==> run a <==
==> flow/design.v <==
`timescale 1 ns / 1 ps
`default_nettype none
package bfp_pkg;
  function automatic logic [63:0] byte_reverse(input logic [63:0] din);
    for (int i = 0; i < 8; i++) begin
      byte_reverse[63-8*i-:8] = din[8*i+7-:8];
    end
  endfunction
endpackage
`timescale 1 ns / 1 ps
`default_nettype none
module fifo_srl #(
    parameter int ADDR_WIDTH = 4,
    parameter int DATA_WIDTH = 8
) (
    input logic clk,
    input logic rst,
    input logic  [DATA_WIDTH-1:0] din,
    input logic wr_en,
    output logic full,
    output logic [DATA_WIDTH-1:0] dout,
    output logic empty,
    input logic                   rd_en
);
  localparam int Depth = 2 ** ADDR_WIDTH;
  logic [DATA_WIDTH-1:0] srl   [Depth];
  logic [ADDR_WIDTH-1:0] addr;
  logic                  valid;
  assign full = &addr;
  always_ff @(posedge clk) begin
    if (wr_en && !full) begin
      srl[0] <= din;
      for (int i = 1; i < 16; i++) begin
        srl[i] <= srl[i-1];
      end
    end
  end
  assign dout = srl[addr];
  always_ff @(posedge clk) begin
    if (rst) begin
      addr <= '0;
    end else if (wr_en && ~rd_en && ~&addr && valid) begin
      addr <= addr + 1;
    end else if (rd_en && (&addr || (~wr_en && |addr))) begin
      addr <= addr - 1;
    end
  end
  always_ff @(posedge clk) begin
    if (rst) begin
      valid <= 1'b0;
    end else if (addr == '0 && wr_en) begin
      valid <= 1'b1;
    end else if (addr == '0 && ~wr_en && rd_en) begin
      valid <= 1'b0;
    end
  end
  assign empty = ~valid;
endmodule
`default_nettype wire
`timescale 1 ns / 1 ps
`default_nettype none
module bfp_comp_exp (
    input logic clk,
    input logic rst,
    input logic  [63:0] din_data,
    input logic din_valid,
    input logic din_sync,
    input logic din_last,
    output logic [63:0] dout_data,
    output logic [ 2:0] dout_state,
    output logic dout_valid,
    output logic dout_sync,
    output logic dout_last,
    input logic  [ 3:0] ud_iq_width
);
  function automatic logic [15:0] get_max2(input logic [15:0] din0, input logic [15:0] din1);
    logic [15:0] d0;
    logic [15:0] d1;
    d0 = din0[15] ? ~din0 : din0;
    d1 = din1[15] ? ~din1 : din1;
    get_max2 = d0 > d1 ? d0 : d1;
  endfunction
  function automatic logic [15:0] get_max4(input logic [15:0] din0, input logic [15:0] din1,
                                           input logic [15:0] din2, input logic [15:0] din3);
    logic [15:0] d0;
    logic [15:0] d1;
    d0 = get_max2(din0, din1);
    d1 = get_max2(din2, din3);
    get_max4 = d0 > d1 ? d0 : d1;
  endfunction
  function automatic logic [3:0] get_msb(input logic [15:0] din);
    get_msb = 0;
    for (int i = 1; i < 16; i++) begin
      if (din[i] ^ din[i-1]) get_msb = i;
    end
  endfunction
  function automatic logic [3:0] get_shift(input logic [3:0] msb, input logic [3:0] width);
    get_shift = width == 0 ? 0 : 15 - msb;
    get_shift = get_shift < 16 - width ? get_shift : 16 - width;
  endfunction
  function automatic logic [3:0] get_exp(input logic [3:0] msb, input logic [3:0] width);
    logic [4:0] temp;
    if (width == '0) begin
      temp = '0;
    end else begin
      temp = {1'b0, msb} - width + 1;
    end
    get_exp = temp[4] ? 0 : temp[3:0];
  endfunction
  function automatic logic [15:0] get_mask(input logic [3:0] w);
    logic [15:0] mask;
    case (w)
      0: mask = 16'h0000;
      1: mask = 16'h7FFF;
      2: mask = 16'h3FFF;
      3: mask = 16'h1FFF;
      4: mask = 16'h0FFF;
      5: mask = 16'h07FF;
      6: mask = 16'h03FF;
      7: mask = 16'h01FF;
      8: mask = 16'h00FF;
      9: mask = 16'h007F;
      10: mask = 16'h003F;
      11: mask = 16'h001F;
      12: mask = 16'h000F;
      13: mask = 16'h0007;
      14: mask = 16'h0003;
      default: mask = 16'h0001;
    endcase
    get_mask = mask;
  endfunction
  logic [15:0] data0  [4];
  logic [ 2:0] state0;
  generate
    for (genvar i = 0; i < 4; i++) begin : g_data0
      assign data0[i] = din_data[63-i*16-:16];
    end
  endgenerate
  always_ff @(posedge clk) begin
    if (rst || (din_valid && din_last)) begin
      state0 <= '0;
    end else if (din_valid) begin
      state0 <= state0 == 5 ? 0 : state0 + 1;
    end
  end
  logic [15:0] max1;
  logic [ 2:0] state1;
  logic        valid1;
  logic        last1;
  always_ff @(posedge clk) begin
    max1 <= get_max4(data0[0], data0[1], data0[2], data0[3]);
  end
  always_ff @(posedge clk) begin
    state1 <= state0;
    valid1 <= din_valid;
    last1  <= din_last;
  end
  logic [15:0] max2;
  logic [ 2:0] state2;
  logic [ 3:0] shift2;
  logic [ 3:0] exp2;
  logic        valid2;
  logic        last2;
  always_ff @(posedge clk) begin
    if (valid1) begin
      if (state1 == 0) begin
        max2 <= max1;
      end else begin
        max2 <= get_max2(max1, max2);
      end
    end
  end
  assign shift2 = get_shift(get_msb(max2), ud_iq_width);
  assign exp2   = get_exp(get_msb(max2), ud_iq_width);
  always_ff @(posedge clk) begin
    state2 <= state1;
    valid2 <= valid1;
    last2  <= last1;
  end
  logic [64:0] fifo3;
  logic [15:0] mask3;
  logic [15:0] data3  [4];
  logic [ 3:0] shift3;
  logic [ 3:0] exp3;
  logic [ 2:0] state3;
  logic        empty3;
  logic        valid3;
  logic        sync3;
  logic        last3;
  always_ff @(posedge clk) begin
    mask3 <= get_mask(ud_iq_width) >> 1;
  end
  generate
    for (genvar i = 0; i < 4; i++) begin : g_data3
      assign data3[i] = fifo3[63-i*16-:16];
    end
  endgenerate
  always_ff @(posedge clk) begin
    if (rst || (valid3 && last3)) begin
      state3 <= '0;
    end else if (~empty3 || valid3) begin
      state3 <= state3 == 5 ? 0 : state3 + 1;
    end
  end
  assign valid3 = ~empty3 || state3 > 0;
  always_ff @(posedge clk) begin
    if (rst) begin
      sync3 <= 1'b0;
    end else if (valid3 && last3) begin
      sync3 <= 1'b0;
    end else if (valid3) begin
      sync3 <= 1'b1;
    end
  end
  assign last3 = fifo3[64];
  logic [15:0] mask4;
  logic [15:0] data4  [4];
  logic [ 3:0] exp4;
  logic [ 2:0] state4;
  logic        valid4;
  logic        sync4;
  logic        last4;
  always_ff @(posedge clk) begin
    mask4 <= ~get_mask(ud_iq_width);
  end
  generate
    for (genvar i = 0; i < 4; i++) begin : g_data4
      always_ff @(posedge clk) begin
        data4[i] <= (data3[i] << shift3) | mask3;
      end
    end
  endgenerate
  always_ff @(posedge clk) begin
    exp4   <= exp3;
    state4 <= state3;
    valid4 <= valid3;
    sync4  <= sync3;
    last4  <= last3;
  end
  logic [63:0] data5_or;
  logic [63:0] data5_shift[4];
  logic [15:0] data5      [4];
  logic [ 6:0] shift5     [4];
  logic [ 3:0] exp5;
  logic [ 2:0] state5;
  logic        valid5;
  logic        sync5;
  logic        last5;
  generate
    for (genvar i = 0; i < 4; i++) begin : g_data5
      always_ff @(posedge clk) begin
        if (data4[i] == 16'h7FFF) begin
          data5[i] <= data4[i] & mask4;
        end else begin
          data5[i] <= (data4[i] + 1) & mask4;
        end
      end
      always_comb begin
        data5_shift[i] = {data5[i], 48'b0} >> shift5[i];
      end
    end
  endgenerate
  always_comb begin
    if (state5 == 0) begin
      data5_or = {4'b0, exp5, 56'b0};
    end else begin
      data5_or = 64'b0;
    end
    for (int i = 0; i < 4; i++) begin
      data5_or = data5_or | data5_shift[i];
    end
  end
  generate
    for (genvar i = 0; i < 4; i++) begin : g_shift5
      always_ff @(posedge clk) begin
        if (state4 == 0) begin
          shift5[i] <= i * ud_iq_width + 8;
        end else begin
          shift5[i] <= i * ud_iq_width;
        end
      end
    end
  endgenerate
  always_ff @(posedge clk) begin
    exp5   <= exp4;
    state5 <= state4;
    valid5 <= valid4;
    sync5  <= sync4;
    last5  <= last4;
  end
  always_ff @(posedge clk) begin
    dout_data  <= data5_or;
    dout_state <= state5;
    dout_sync  <= sync5;
    dout_valid <= valid5;
    dout_last  <= last5;
  end
  logic [7:0] exp_fifo_din;
  logic       exp_fifo_wr;
  logic [7:0] exp_fifo_dout;
  logic       exp_fifo_rd;
  assign exp_fifo_din = {shift2, exp2};
  assign exp_fifo_wr  = valid2 && (state2 == 5 || last2);
  assign exp_fifo_rd  = (state3 == 0);
  assign {shift3, exp3} = exp_fifo_dout;
  fifo_srl #(
      .DATA_WIDTH(8)
  ) i_exp_fifo (
      .clk  (clk),
      .rst  (rst),
      .din  (exp_fifo_din),
      .wr_en(exp_fifo_wr),
      .full (   ),
      .dout (exp_fifo_dout),
      .empty(empty3),
      .rd_en(exp_fifo_rd)
  );
  fifo_srl #(
      .DATA_WIDTH(65)
  ) i_data_fifo (
      .clk  (clk),
      .rst  (rst),
      .din  ({din_last, din_data}),
      .wr_en(din_valid),
      .full (   ),
      .dout (fifo3),
      .empty(   ),
      .rd_en(valid3)
  );
endmodule
`default_nettype wire
`timescale 1 ns / 1 ps
`default_nettype none
module bfp_comp_gearbox (
    input logic clk,
    input logic rst,
    input logic  [63:0] din_data,
    input logic  [ 2:0] din_state,
    input logic din_valid,
    input logic din_sync,
    input logic din_last,
    output logic [63:0] m_axis_tdata,
    output logic [ 7:0] m_axis_tkeep,
    output logic m_axis_tvalid,
    output logic m_axis_tlast,
    input logic [3:0] ud_iq_width
);
  logic [63:0] data_shift;
  logic [63:0] data_shift_f;
  logic [63:0] tdata;
  logic [63:0] tdata_f;
  logic [ 4:0] cnt;
  logic [ 4:0] cnt_next;
  logic [ 5:0] shift;
  logic        last_extend;
  assign {data_shift, data_shift_f} = {din_data, 64'b0} >> shift;
  always_ff @(posedge clk) begin
    if (rst) begin
      cnt <= '0;
    end else if (din_valid && din_last && cnt_next > 16) begin
      cnt <= cnt_next;
    end else if (din_valid && din_last) begin
      cnt <= '0;
    end else if (din_valid) begin
      cnt <= cnt_next;
    end else if (last_extend) begin
      cnt <= '0;
    end
  end
  always_comb begin
    if (din_state == 0) begin
      cnt_next = (cnt & 5'h0F) + 2 + ud_iq_width;
    end else begin
      cnt_next = (cnt & 5'h0F) + ud_iq_width;
    end
  end
  assign shift = {cnt[3:0], 2'b0};
  always_ff @(posedge clk) begin
    last_extend <= din_valid && din_last && (cnt_next > 16);
  end
  always_ff @(posedge clk) begin
    if (last_extend) begin
        tdata <= tdata_f | data_shift;
    end else if (din_valid) begin
      if (~din_sync) begin
        tdata <= data_shift;
      end else if (cnt[4]) begin
        tdata <= tdata_f | data_shift;
      end else begin
        tdata <= tdata | data_shift;
      end
    end
  end
  always_ff @(posedge clk) begin
    if (din_valid) begin
      tdata_f <= data_shift_f;
    end
  end
  assign m_axis_tdata  = bfp_pkg::byte_reverse(tdata);
  always_ff @(posedge clk) begin
    if (din_valid && din_last) begin
      m_axis_tvalid <= 1'b1;
    end else if (last_extend) begin
      m_axis_tvalid <= 1'b1;
    end else if (din_valid && cnt_next >= 16) begin
      m_axis_tvalid <= 1'b1;
    end else begin
      m_axis_tvalid <= 1'b0;
    end
  end
  always_ff @(posedge clk) begin
    if (din_valid && din_last && cnt_next <= 16) begin
      m_axis_tlast <= 1'b1;
    end else if (last_extend) begin
      m_axis_tlast <= 1'b1;
    end else if (din_valid) begin
      m_axis_tlast <= 1'b0;
    end
  end
  always_ff @(posedge clk) begin
    if (din_valid && din_last && cnt_next < 16) begin
      m_axis_tkeep <= 8'hFF >> (8 - shift / 8);
    end else if (last_extend) begin
      m_axis_tkeep <= 8'hFF >> (8 - shift / 8);
    end else if (din_valid) begin
      m_axis_tkeep <= 8'hFF;
    end
  end
endmodule
`default_nettype wire
`timescale 1 ns / 1 ps
`default_nettype none
module bfp_comp (
    input logic clk,
    input logic rst,
    input logic  [63:0] s_axis_tdata,
    input logic  [ 7:0] s_axis_tkeep,
    input logic s_axis_tvalid,
    input logic s_axis_tlast,
    input logic  [31:0] s_axis_tuser,
    output logic [63:0] m_axis_tdata,
    output logic [ 7:0] m_axis_tkeep,
    output logic m_axis_tvalid,
    output logic m_axis_tlast,
    output logic [31:0] m_axis_tuser,
    input logic  [ 3:0] ctrl_ud_comp_meth,
    input logic  [ 3:0] ctrl_ud_iq_width
);
  logic [63:0] s_axis_tdata_reversed;
  logic [63:0] data0;
  logic        valid0;
  logic        last0;
  logic [31:0] user0;
  logic        sync0;
  logic [ 3:0] ud_iq_width;
  logic [63:0] d0_data;
  logic [ 2:0] d0_state;
  logic        d0_valid;
  logic        d0_sync;
  logic        d0_last;
  logic [31:0] fifo_din;
  logic        fifo_wr;
  logic [31:0] fifo_dout;
  logic        fifo_rd;
  assign s_axis_tdata_reversed = bfp_pkg::byte_reverse(s_axis_tdata);
  always_ff @(posedge clk) begin
    data0  <= s_axis_tdata_reversed;
    valid0 <= s_axis_tvalid;
    last0  <= s_axis_tlast;
    user0  <= s_axis_tuser;
  end
  always_ff @(posedge clk) begin
    if (rst || (valid0 && last0)) begin
      sync0 <= 1'b0;
    end else if (valid0) begin
      sync0 <= 1'b1;
    end
  end
  assign fifo_din = user0;
  assign fifo_wr  = valid0 && ~sync0;
  assign fifo_rd  = d0_valid & ~d0_sync;
  always_ff @(posedge clk) begin
    if (fifo_rd) begin
      m_axis_tuser <= fifo_dout;
    end
  end
  always_ff @(posedge clk) begin
    if (ctrl_ud_comp_meth == 1) begin
      ud_iq_width <= ctrl_ud_iq_width;
    end else begin
      ud_iq_width <= '0;
    end
  end
  bfp_comp_exp i_exp (
      .clk        (clk),
      .rst        (rst),
      .din_data   (data0),
      .din_valid  (valid0),
      .din_sync   (sync0),
      .din_last   (last0),
      .dout_data  (d0_data),
      .dout_state (d0_state),
      .dout_valid (d0_valid),
      .dout_sync  (d0_sync),
      .dout_last  (d0_last),
      .ud_iq_width(ud_iq_width)
  );
  bfp_comp_gearbox i_gearbox (
      .clk          (clk),
      .rst          (rst),
      .din_data     (d0_data),
      .din_state    (d0_state),
      .din_valid    (d0_valid),
      .din_sync     (d0_sync),
      .din_last     (d0_last),
      .m_axis_tdata (m_axis_tdata),
      .m_axis_tkeep (m_axis_tkeep),
      .m_axis_tvalid(m_axis_tvalid),
      .m_axis_tlast (m_axis_tlast),
      .ud_iq_width  (ud_iq_width)
  );
  fifo_srl #(
      .DATA_WIDTH(32)
  ) i_user_fifo (
      .clk  (clk),
      .rst  (rst),
      .din  (fifo_din),
      .wr_en(fifo_wr),
      .full (   ),
      .dout (fifo_dout),
      .empty(   ),
      .rd_en(fifo_rd)
  );
endmodule
`default_nettype wire
==> flow/run.sh <==
#!/bin/bash
# the make line also repeats each setting of config.mk as NAME=value (left out here)
make -C /OpenROAD-flow-scripts/flow DESIGN_CONFIG=/design/flow/config.mk WORK_HOME=/design/flow/orfs CLKGATE_MAP_FILE= finish
==> flow/config.mk <==
export PLATFORM = sky130hd
export DESIGN_NAME = bfp_comp
export DESIGN_NICKNAME = bfp_comp
export VERILOG_FILES = /design/flow/design.v
export SDC_FILE = /design/flow/constraint.sdc
export NUM_CORES = 4
export LEC_CHECK = 0
export CAP_MARGIN = 20
export CORE_MARGIN = 2
export CORE_UTILIZATION = 70
export SLEW_MARGIN = 20
==> flow/constraint.sdc <==
create_clock -name core_clock -period 4.13 [get_ports {clk}]
set_input_delay 0.8260 -clock core_clock [delete_from_list [all_inputs] [get_ports {clk}]]
set_output_delay 0.8260 -clock core_clock [all_outputs]
set_load 0.01 [all_outputs]
==> run b: changes against run a <==
- ABC_AREA: unset -> 1
- CORE_MARGIN: 2 -> 5
- CORE_UTILIZATION: 70 -> 65
- CTS_CLUSTER_DIAMETER: unset -> 41
- MAX_ROUTING_LAYER: unset -> met5
- PLACE_DENSITY: unset -> 0.6
==> flow/constraint.sdc (replaced) <==
create_clock -name core_clock -period 8.28 [get_ports {clk}]
set_input_delay 1.6560 -clock core_clock [delete_from_list [all_inputs] [get_ports {clk}]]
set_output_delay 1.6560 -clock core_clock [all_outputs]
set_load 0.01 [all_outputs]
==> qor summary <==
Post-synthesis cell count from yosys: run a 6553; run b 8232
Final Skew: run a 0.0797 ns; run b 0.0617 ns
GR met1 Demand/Resource: run a 0.541; run b 0.478
CP Depth: run a 22; run b 18
Mean number of vias per cell: run a 7.13; run b 6.24
Clock Buffer Count: run a 290; run b 343
Sequential share of power: run a 0.447; run b 0.391
Met3 usage: run a 0.0752; run b 0.0698
Combinational fraction of the cell area: run a 0.252; run b 0.242
Count of filler cells inserted in the layout: run a 6869; run b 9406
Data required time of the critical path: run a 4.88 ns; run b 9.07 ns
Synth Instances: run a 6553; run b 8232
Arrival @ worst endpoint: run a 5.41 ns; run b 6.83 ns
Result of the run: run a failed layout checks; run b complete, no violations
Violated checks: run a negative setup slack; run b -
Count of placed standard cells in the final layout, fillers left out: run a 8963; run b 10568
Hold path start: run a i_exp.sync4$_DFF_P_; run b i_exp.last1$_DFF_P_
Achievable Freq: run a 215 MHz; run b 166 MHz
No activity file was given, so power comes from the tool's default toggle rates.
